Setup of run 1:
// ANITA3_simple_trigger
module ANITA3_simple_trigger( clk250_i,
										rst_i,
										L1_i,
										trig_o,
										scal_o,
										scal_L1_o,
										disable_i,
										refpulse_i,
										mon_scal_o,
										ant_mask_i,
										phi_mask_i,
										phi_o,
										count_o
										);
Size in the first run: ~4300 cells after synthesis, about 1900 flip-flops, ~250 I/O pins, ~52000 µm² of cells after synthesis.
==> flow/config.mk <==
export PLATFORM = sky130hd
export DESIGN_NAME = ANITA3_simple_trigger
export DESIGN_NICKNAME = ANITA3_simple_trigger
export VERILOG_FILES = /design/flow/design.v
export SDC_FILE = /design/flow/constraint.sdc
export NUM_CORES = 4
export LEC_CHECK = 0
export CAP_MARGIN = 20
export CORE_ASPECT_RATIO = 0.72
export CORE_MARGIN = 3
export CORE_UTILIZATION = 40
export CTS_CLUSTER_DIAMETER = 348
export GPL_ROUTABILITY_DRIVEN = 0
export MAX_ROUTING_LAYER = met4
export SLEW_MARGIN = 20
export TNS_END_PERCENT = 45
==> flow/constraint.sdc <==
create_clock -name core_clock -period 4.0 [get_ports {clk250_i}]
set_input_delay 0.8000 -clock core_clock [delete_from_list [all_inputs] [get_ports {clk250_i}]]
set_output_delay 0.8000 -clock core_clock [all_outputs]
set_load 0.01 [all_outputs]
run.sh (not shown) runs the stock make flow with config.mk's settings and CLKGATE_MAP_FILE=.
For run 2, these inputs were changed with respect to run 1:
Settings: clearing TNS_END_PERCENT, which used to be 45; putting PLACE_DENSITY_LB_ADDON at 0.06 where nothing was set; putting SETUP_SLACK_MARGIN at 0.4 where nothing was set; putting CTS_CLUSTER_SIZE at 14 where nothing was set; clearing CORE_ASPECT_RATIO, which used to be 0.72; clearing MAX_ROUTING_LAYER, which used to be met4; clearing GPL_ROUTABILITY_DRIVEN, which used to be 0; swapping 40 for 70 in CORE_UTILIZATION; clearing CTS_CLUSTER_DIAMETER, which used to be 348; swapping 3 for 2 in CORE_MARGIN; swapping 4.0 for 1.5 in the clock period (ns, I/O delays scaled along).
Notes after the runs:
Run 2 finished all stages; layout check result: FAIL, due to setup timing.
Across both runs, via count of the first global-routing pass was higher for run 2 than for run 1.
Diff run 2 and run 1: total of endpoints with negative setup slack in the final report higher in run 2
The final period utilization in run 2 was higher than what run 1 gave.
In the tables for run 2 and run 1, later-pin clock latency in the skew report reads lower with run 2.
Diff run 1 -> run 2 | core outline area | down by more than a quarter
Per the comparison of run 2 with run 1, final critical-path setup slack went down 1370 ps; core utilization at floorplan went up 30 points; final hold slack went down 330 ps.
### run 2 -> run 3
Settings: SLEW_MARGIN changed from 20 to 10; PLACE_DENSITY_LB_ADDON changed from 0.06 to 0.0; CAP_MARGIN changed from 20 to 35; CTS_CLUSTER_SIZE changed from 14 to 16; CORE_UTILIZATION changed from 70 to 72; MAX_ROUTING_LAYER newly set to met5; SETUP_SLACK_MARGIN changed from 0.4 to 0.44.
## What came out
- Each of run 2 and run 3 falls short of a clean finish.
- Run 3: all stages done; final checks FAILED (setup timing).
- STATUS run=run 2 STAGES=ALL_DONE FINAL_CHECKS=FAILED CAUSE=setup timing
- Run 3 reports a higher vias per cell than run 2 does.
- From run 2 to run 3 the numbers moved as follows: setup TNS now smaller; clock network fraction of design power now larger; sum of internal, switching and leakage power now larger; final area now larger; area of the multi-input gates now larger.
- Time the final worst path needs with I/O delays and setup delta (run 3 − run 2): unfavourable

---

run A:
Starting RTL as in the previous note.
Design ANITA3_simple_trigger, start of the top module:
module ANITA3_simple_trigger( clk250_i,
										rst_i,
										L1_i,
										trig_o,
										scal_o,
										scal_L1_o,
										disable_i,
										refpulse_i,
										mon_scal_o,
										ant_mask_i,
										phi_mask_i,
										phi_o,
										count_o
										);
clock: 1.49 ns
lec_check: 0
cap_margin: 20
core_margin: 2
core_utilization: 72
cts_cluster_size: 31
place_density_lb_addon: 0.0
setup_slack_margin: 0.44
slew_margin: 20
The layout from run A, despite a flow that completed every stage, fails the layout checks, with the failing checks listed as negative setup slack.
Relative to run A, the following input files were edited for run B:
- a deleted PLACE_DENSITY_LB_ADDON that had been 0.0
- a change of SETUP_SLACK_MARGIN from 0.44 to 0.15
- an added ABC_AREA of 1
- a change of CTS_CLUSTER_SIZE from 31 to 10
- a change of the clock period (ns, I/O delays scaled along) from 1.49 to 1.9
- Run B: flow completed, timing, DRC and antenna clean
- Lower clock share of power goes to run B over run A.
- Worst hold margin up 0.10 ns in run B wrt run A
- Of run A and run B, the run reporting the higher mapped cell area was run B.
- Cmp run A and run B / detailed placer's ending HPWL / lower: run B
- Going from run A to run B, total power shrinks by about 22%.
- Measured against each other, run A and run B differ in portion of total power attributed to combinational logic, the higher figure coming from run A.
- The relative slew slack of run B exceeds that of run A by 9.2 points.
For run C, these inputs were changed with respect to run B:
- SETUP_SLACK_MARGIN: 0.15 -> 0.28
- PLACE_DENSITY: unset -> 0.36
--- outcome ---
In the flow results for run C and run B, the utilization after layout is larger on run C.
Going from run B to run C, the area growth from synthesis to final layout was found to have gone up by 1.3 points.
As far as sum of internal, switching and leakage power is concerned, run B and run C perform about the same.
Maximum clock skew at final layout: run C > run B
For final layout net count, run B and run C come out practically identical.
The routed wire length of run C exceeds that of run B by 1.1%.
The inputs of run D differ from those of run C as listed below.
- CORE_UTILIZATION: 72 -> 40
- ABC_AREA: 1 -> unset
- CTS_CLUSTER_SIZE: 10 -> unset
- PLACE_DENSITY: 0.36 -> unset
- SETUP_SLACK_MARGIN: 0.28 -> unset
- the clock period (ns, I/O delays scaled along): 1.9 -> 2.68
Findings:
Changes observed in run D relative to run C: worst-case headroom to the max-slew limit now smaller; chip area in the Yosys report went down about 3.5%; clock share of power went up.
In run D the setup slack at placement turned out 0.18 ns higher than in run C.
A highest-delay cell along the critical path of sky130_fd_sc_hd__clkdlybuf4s50_1 is what run D shows, while sky130_fd_sc_hd__dfxtp_4 belongs to run C.
What run D reported for power per unit of standard cell area has to be multiplied by 1.3 to get the figure for run C.
Aggregate routed wire length: run D lower than run C
Here is what was changed in the inputs of run E compared with run D.
- CELL_PAD_IN_SITES_GLOBAL_PLACEMENT now 3, previously not set
- CORE_MARGIN now 7, was 2
- GPL_ROUTABILITY_DRIVEN now 0, previously not set
- CORE_UTILIZATION now 31, was 40
- the clock period (ns, I/O delays scaled along) now 4.0, was 2.68
[summary]
Run E finished all stages; the layout is clean. [compare] base=run D new=run E: sequential share of layout area dropped 0.63 points; share of the core filled by cells before placement dropped 9.1 points; global-route usage dropped 2.3 points; die area climbed about 35%; share of cell area taken by multi-input logic gates dropped 0.25 points. Power: run E draws less than run D. In the metrics for run E and run D, the one carrying the higher detailed-route wire length per cell is run E. Diff run D -> run E: sequential fraction of design power now smaller, critical path depth closely matched the old numbers, placement-stage worst setup slack +0.90 ns, non-clock buffer contribution to total cell area shrank by 0.19 points.
Changes in run F relative to run E:
- CORE_MARGIN changed from 7 to 2
- CORE_ASPECT_RATIO newly set to 0.72
- CELL_PAD_IN_SITES_GLOBAL_PLACEMENT removed (was 3)
- CORE_UTILIZATION changed from 31 to 40
- CTS_CLUSTER_DIAMETER newly set to 348
- TNS_END_PERCENT newly set to 45
- GPL_ROUTABILITY_DRIVEN removed (was 0)
[summary]
NOTE: overall die width in run F exceeds that of run E
~same peak fanout along the critical path in run E and run F
Non-clock buffer count in the final layout was higher in the run labelled run E.
Utilization, run E and run F: lower on run E
On simple-gate portion of the synthesized area, run E and run F are basically level.
Run E -> run F: met2 layer wire length in the routed design decreased by more than 10%
Each of the runs, namely run E and run F, reached the end of the flow and came out clean.
Final standard cell area without fillers of run F falls short of that of run E by a few percent.
Measured against run F, the number of global-route vias before repair of run E comes out at 1.07 times the reference value.
Delta(placement-stage worst setup slack, run F - run E) < 0
Compared with run E, run F improves die area.

---

run Y:
ANITA3_simple_trigger again, from the RTL that the note above started with.
export LEC_CHECK = 0
export ABC_AREA = 1
export CAP_MARGIN = 20
export CORE_MARGIN = 2
export CORE_UTILIZATION = 72
export CTS_CLUSTER_SIZE = 10
export PLACE_DENSITY = 0.37
export SETUP_SLACK_MARGIN = 0.15
export SLEW_MARGIN = 20
create_clock -name core_clock -period 1.9 [get_ports {clk250_i}]
The following lists how run M was set up differently from run Y:
Settings: changing SETUP_SLACK_MARGIN from 0.15 to 0.57; removing PLACE_DENSITY (formerly 0.37); setting CTS_CLUSTER_DIAMETER to 400 for the first time; setting PLACE_DENSITY_LB_ADDON to 0.08 for the first time.
[summary]
Compared to run Y, run M leaves less free space in the core. As far as clock power is concerned, run Y and run M perform about the same. Looking only at worst hold slack, and setting everything else aside, the higher value of run Y and run M goes to run Y. | combinational fraction of design power | run M vs run Y | ≈ equal |. Comparing run M with run Y, the share of the final layout cell area in multi-input gates came out essentially unchanged. Summary — routed length on met1, run M relative to run Y: higher, by 1.8%. In the reports for run Y and run M, the smaller placed cell area belongs to run M. Aggregate routed wire length: run M higher than run Y. Clock share of power across run Y and run M: no real change. Post-route clock period utilization: run M vs run Y down 6.0 points.

---

Setup of build 24:
Starting RTL as in the previous note.
==> flow/config.mk <==
export PLATFORM = sky130hd
export DESIGN_NAME = ANITA3_simple_trigger
export DESIGN_NICKNAME = ANITA3_simple_trigger
export VERILOG_FILES = /design/flow/design.v
export SDC_FILE = /design/flow/constraint.sdc
export NUM_CORES = 4
export LEC_CHECK = 0
export CAP_MARGIN = 35
export CELL_PAD_IN_SITES_DETAIL_PLACEMENT = 1
export CELL_PAD_IN_SITES_GLOBAL_PLACEMENT = 1
export CORE_MARGIN = 8
export CORE_UTILIZATION = 70
export CTS_CLUSTER_SIZE = 16
export GPL_ROUTABILITY_DRIVEN = 0
export HOLD_SLACK_MARGIN = 0.1
export MAX_ROUTING_LAYER = met5
export MIN_ROUTING_LAYER = met2
export PLACE_DENSITY_LB_ADDON = 0.12
export SETUP_SLACK_MARGIN = 0.91
export SLEW_MARGIN = 10
export TNS_END_PERCENT = 25
==> flow/constraint.sdc <==
create_clock -name core_clock -period 4.75 [get_ports {clk250_i}]
set_input_delay 0.9500 -clock core_clock [delete_from_list [all_inputs] [get_ports {clk250_i}]]
set_output_delay 0.9500 -clock core_clock [all_outputs]
set_load 0.01 [all_outputs]
clock tree synthesis: build 24 exited with error
Input changes introduced in build 59 (baseline for comparison: build 24):
- MAX_ROUTING_LAYER: met5 -> met4
- CAP_MARGIN: 35 -> 40
- CELL_PAD_IN_SITES_DETAIL_PLACEMENT: 1 -> unset
- TNS_END_PERCENT: 25 -> 60
- CTS_CLUSTER_SIZE: 16 -> unset
- SETUP_SLACK_MARGIN: 0.91 -> unset
- CTS_CLUSTER_DIAMETER: unset -> 348
- GPL_TIMING_DRIVEN: unset -> 0
- CORE_MARGIN: 8 -> 3
- SLEW_MARGIN: 10 -> 20
- HOLD_SLACK_MARGIN: 0.1 -> unset
- CORE_ASPECT_RATIO: unset -> 0.72
- CELL_PAD_IN_SITES_GLOBAL_PLACEMENT: 1 -> unset
- PLACE_DENSITY_LB_ADDON: 0.12 -> unset
- the clock period (ns, I/O delays scaled along): 4.75 -> 4.0
### Flow results
- Per the comparison of build 59 with build 24, worst slack at placement lower, floorplan core density higher.
- Delta(area after detailed placement, build 59 - build 24) > 0
- Build 59 | status: complete | timing, DRC, antenna: pass
- As far as number of distinct standard cells referenced by the synthesized netlist goes, build 59 and build 24 are indistinguishable; the numbers are identical.
- Diff build 24..build 59 | fraction of the yosys area taken by sequential cells | unchanged
- Re count of instantiated cells in the yosys netlist: no difference whatsoever between build 59 and build 24.
The inputs of build 93 differ from those of build 59 as listed below.
- CTS_CLUSTER_DIAMETER no longer set, was 348
- CTS_CLUSTER_SIZE now 42, previously not set
- SLEW_MARGIN now 5, was 20
- MAX_ROUTING_LAYER no longer set, was met4
- CORE_MARGIN now 7, was 3
- CELL_PAD_IN_SITES_GLOBAL_PLACEMENT now 3, previously not set
- ABC_AREA now 0, previously not set
- CAP_MARGIN now 20, was 40
- TNS_END_PERCENT now 95, was 60
- CORE_UTILIZATION now 68, was 70
- CORE_ASPECT_RATIO now 1.18, was 0.72
Findings:
global placement without I/O: build 93 exited with error. Diff build 59 -> build 93: number of rows created at floorplan grew by 31%; total core area grew by 3.6%; floorplan die height grew by 32%. From build 59 to build 93 the numbers moved as follows: cell area after synthesis level; average instance area after synthesis did not really move; die size went up 8.7%. Reported for build 59 and build 93, summed standard-cell area reported by yosys turned out identical to the last digit.
Edits applied to the flow inputs when going from build 93 to build 95:
- CORE_UTILIZATION: 68 -> 70
- MAX_ROUTING_LAYER: unset -> met4
- GPL_ROUTABILITY_DRIVEN: 0 -> 1
- ABC_AREA: 0 -> unset
- CTS_CLUSTER_DIAMETER: unset -> 348
- CORE_ASPECT_RATIO: 1.18 -> 0.72
- SLEW_MARGIN: 5 -> 20
- TNS_END_PERCENT: 95 -> 60
- CELL_PAD_IN_SITES_GLOBAL_PLACEMENT: 3 -> unset
- CORE_MARGIN: 7 -> 3
- CTS_CLUSTER_SIZE: 42 -> unset
==> comparison <==
The final layout from build 95, which completed every stage, passed the timing, design-rule and antenna checks at the end of the flow. Area of the core, build 93 and build 95: larger value in build 93. Diff build 95..build 93 | area share of fa/ha/maj cells after synthesis | unchanged. Build 93 -> build 95: area fraction in mux cells flat. In build 95 relative to build 93, chip height had gone down by more than 10%. Re fraction of synthesized cell area in xor and xnor cells: no difference whatsoever between build 95 and build 93. The higher number of rows in the core area came out of build 93. From build 93 to build 95 the numbers moved as follows: horizontal extent of the die higher; die size lost about 8%.

---

== job 8153 ==
Starting RTL as in the previous note.
// ANITA3_simple_trigger
module ANITA3_simple_trigger( clk250_i,
										rst_i,
										L1_i,
										trig_o,
										scal_o,
										scal_L1_o,
										disable_i,
										refpulse_i,
										mon_scal_o,
										ant_mask_i,
										phi_mask_i,
										phi_o,
										count_o
										);
Settings: LEC_CHECK=0, CAP_MARGIN=35, CELL_PAD_IN_SITES_DETAIL_PLACEMENT=2, CORE_MARGIN=8, CORE_UTILIZATION=70, CTS_CLUSTER_SIZE=16, GPL_ROUTABILITY_DRIVEN=0, HOLD_SLACK_MARGIN=0.1, MAX_ROUTING_LAYER=met5, MIN_ROUTING_LAYER=met2, PLACE_DENSITY_LB_ADDON=0.12, SETUP_SLACK_MARGIN=0.91, SLEW_MARGIN=10, TNS_END_PERCENT=25; clock period 4.75 ns.
Status: job 8153 FAILED at detailed placement (tool error)
Here is what was changed in the inputs of job 960 compared with job 8153.
==> flow/config.mk <==
export PLATFORM = sky130hd
export DESIGN_NAME = ANITA3_simple_trigger
export DESIGN_NICKNAME = ANITA3_simple_trigger
export VERILOG_FILES = /design/flow/design.v
export SDC_FILE = /design/flow/constraint.sdc
export NUM_CORES = 4
export LEC_CHECK = 0
export CAP_MARGIN = 0
export CORE_MARGIN = 2
export CORE_UTILIZATION = 72
export CTS_CLUSTER_SIZE = 32
export MAX_ROUTING_LAYER = met5
export PLACE_DENSITY_LB_ADDON = 0.0
export SETUP_SLACK_MARGIN = 0.44
export SLEW_MARGIN = 10
==> flow/constraint.sdc <==
create_clock -name core_clock -period 1.49 [get_ports {clk250_i}]
set_input_delay 0.2980 -clock core_clock [delete_from_list [all_inputs] [get_ports {clk250_i}]]
set_output_delay 0.2980 -clock core_clock [all_outputs]
set_load 0.01 [all_outputs]
==> comparison <==
From job 8153 to job 960 the numbers moved as follows: placeable core region shrank by 3.5%; number of placement rows shrank by 2.
No crash in job 960: every stage finished, but the layout fails its final checks due to setup timing.
As far as register area share after synthesis goes, job 960 and job 8153 are indistinguishable; the numbers are identical.
NOTE: vertical extent of the die in job 960 falls short of that of job 8153
Relative to job 960, the following input files were edited for job 3764:
--- a/flow/config.mk
+++ b/flow/config.mk
@@ -10,6 +10,6 @@
 export CORE_UTILIZATION = 72
-export CTS_CLUSTER_SIZE = 32
-export MAX_ROUTING_LAYER = met5
+export CTS_CLUSTER_DIAMETER = 395
+export CTS_CLUSTER_SIZE = 31
 export PLACE_DENSITY_LB_ADDON = 0.0
-export SETUP_SLACK_MARGIN = 0.44
-export SLEW_MARGIN = 10
+export SETUP_SLACK_MARGIN = 0.17
+export SLEW_MARGIN = 20
## What came out
Taking job 960 as the reference, in job 3764 total length of routed met3 wires went down, final number of setup-violating endpoints went down, area added between synthesis and finish went down, count of cells resized by post-cts repair went down. On remaining number of nets flagged by the antenna check after routing, job 3764 and job 960 are basically level. The first-pass GRT wire length in job 960 is 1.20 times that in job 3764. Job 3764 completed; timing, DRC and antenna clean.
Changes in job 8425 relative to job 3764:
--- a/flow/config.mk
+++ b/flow/config.mk
@@ -7,9 +7,10 @@
 export LEC_CHECK = 0
-export CAP_MARGIN = 0
+export ABC_AREA = 1
+export CAP_MARGIN = 20
 export CORE_MARGIN = 2
 export CORE_UTILIZATION = 72
-export CTS_CLUSTER_DIAMETER = 395
-export CTS_CLUSTER_SIZE = 31
-export PLACE_DENSITY_LB_ADDON = 0.0
-export SETUP_SLACK_MARGIN = 0.17
+export CTS_CLUSTER_DIAMETER = 345
+export CTS_CLUSTER_SIZE = 14
+export PLACE_DENSITY = 0.37
 export SLEW_MARGIN = 20
+export TNS_END_PERCENT = 70
==> flow/constraint.sdc <==
create_clock -name core_clock -period 1.69 [get_ports {clk250_i}]
set_input_delay 0.3380 -clock core_clock [delete_from_list [all_inputs] [get_ports {clk250_i}]]
set_output_delay 0.3380 -clock core_clock [all_outputs]
set_load 0.01 [all_outputs]
==> results <==
Job 3764 has a lower HPWL after detailed placement than job 8425.
| xor/xnor share of the synthesized area | job 8425 vs job 3764 | ≈ equal |
When job 8425 is measured against job 3764, its wire length on met3 turns out about 1.3% higher.
Going from job 3764 to job 8425, area of all placed cells without fillers rose by about 3.7%, worst setup slack stayed essentially flat.
Job 8425 finished every step from synthesis to the final layout, and the layout passed the timing, design-rule and antenna checks.
#### Input delta (job 6637 over job 8425)
--- a/flow/config.mk
+++ b/flow/config.mk
@@ -7,3 +7,2 @@
 export LEC_CHECK = 0
-export ABC_AREA = 1
 export CAP_MARGIN = 20
@@ -11,6 +10,6 @@
 export CORE_UTILIZATION = 72
-export CTS_CLUSTER_DIAMETER = 345
+export CTS_CLUSTER_DIAMETER = 395
 export CTS_CLUSTER_SIZE = 14
-export PLACE_DENSITY = 0.37
+export PLACE_DENSITY_LB_ADDON = 0.05
+export SETUP_SLACK_MARGIN = 0.44
 export SLEW_MARGIN = 20
-export TNS_END_PERCENT = 70
==> flow/constraint.sdc <==
create_clock -name core_clock -period 1.52 [get_ports {clk250_i}]
set_input_delay 0.3040 -clock core_clock [delete_from_list [all_inputs] [get_ports {clk250_i}]]
set_output_delay 0.3040 -clock core_clock [all_outputs]
set_load 0.01 [all_outputs]
[summary]
Between job 8425 and job 6637, cell area increased.
Compared job 6637 vs job 8425, and flop share of the area is down in job 6637.
First-pass GRT wire length went up slightly going from job 8425 to job 6637.
Comparing job 8425 against job 6637, there is no change at all in count of flip-flops and latches.
Portion of the layout cell area used by non-clock buffers sits higher in job 6637 than in job 8425.
For post-synthesis instance total, dividing the value from job 6637 by the value from job 8425 gives 0.73.
On H-tree depth reported by CTS, job 6637 and job 8425 are basically level.
Total power was higher in the run labelled job 6637.
Input changes introduced in job 8595 (baseline for comparison: job 6637):
--- a/flow/config.mk
+++ b/flow/config.mk
@@ -9,7 +9,3 @@
 export CORE_MARGIN = 2
-export CORE_UTILIZATION = 72
-export CTS_CLUSTER_DIAMETER = 395
-export CTS_CLUSTER_SIZE = 14
-export PLACE_DENSITY_LB_ADDON = 0.05
-export SETUP_SLACK_MARGIN = 0.44
+export CORE_UTILIZATION = 46
 export SLEW_MARGIN = 20
==> flow/constraint.sdc <==
create_clock -name core_clock -period 2.68 [get_ports {clk250_i}]
set_input_delay 0.5360 -clock core_clock [delete_from_list [all_inputs] [get_ports {clk250_i}]]
set_output_delay 0.5360 -clock core_clock [all_outputs]
set_load 0.01 [all_outputs]
- Job 8595 gives less wire length of the first global-routing pass than job 6637 did.
- Cmp job 8595 and job 6637 / fraction of area in non-clock buffers / higher: job 6637
- Looking at combinational fraction of design power across job 8595 and job 6637, the one that comes out lower is job 8595.
- The horizontal extent of the die in job 8595 sits about 25% above the value recorded for job 6637.
- Job 6637 leaves less setup margin than job 8595.
- In the tables for job 8595 and job 6637, number of cells traversed by the worst hold path reads higher with job 6637.
- Job 8595 ended with more cell count than job 6637.
- Lower ratio of routed vias to standard cells among job 8595 and job 6637: job 8595
- The lower sum of routed wire segments on met1 came out of job 6637.
- Job 8595 vs job 6637: number of setup buffers added after CTS down
No activity file was given, so power comes from the tool's default toggle rates.
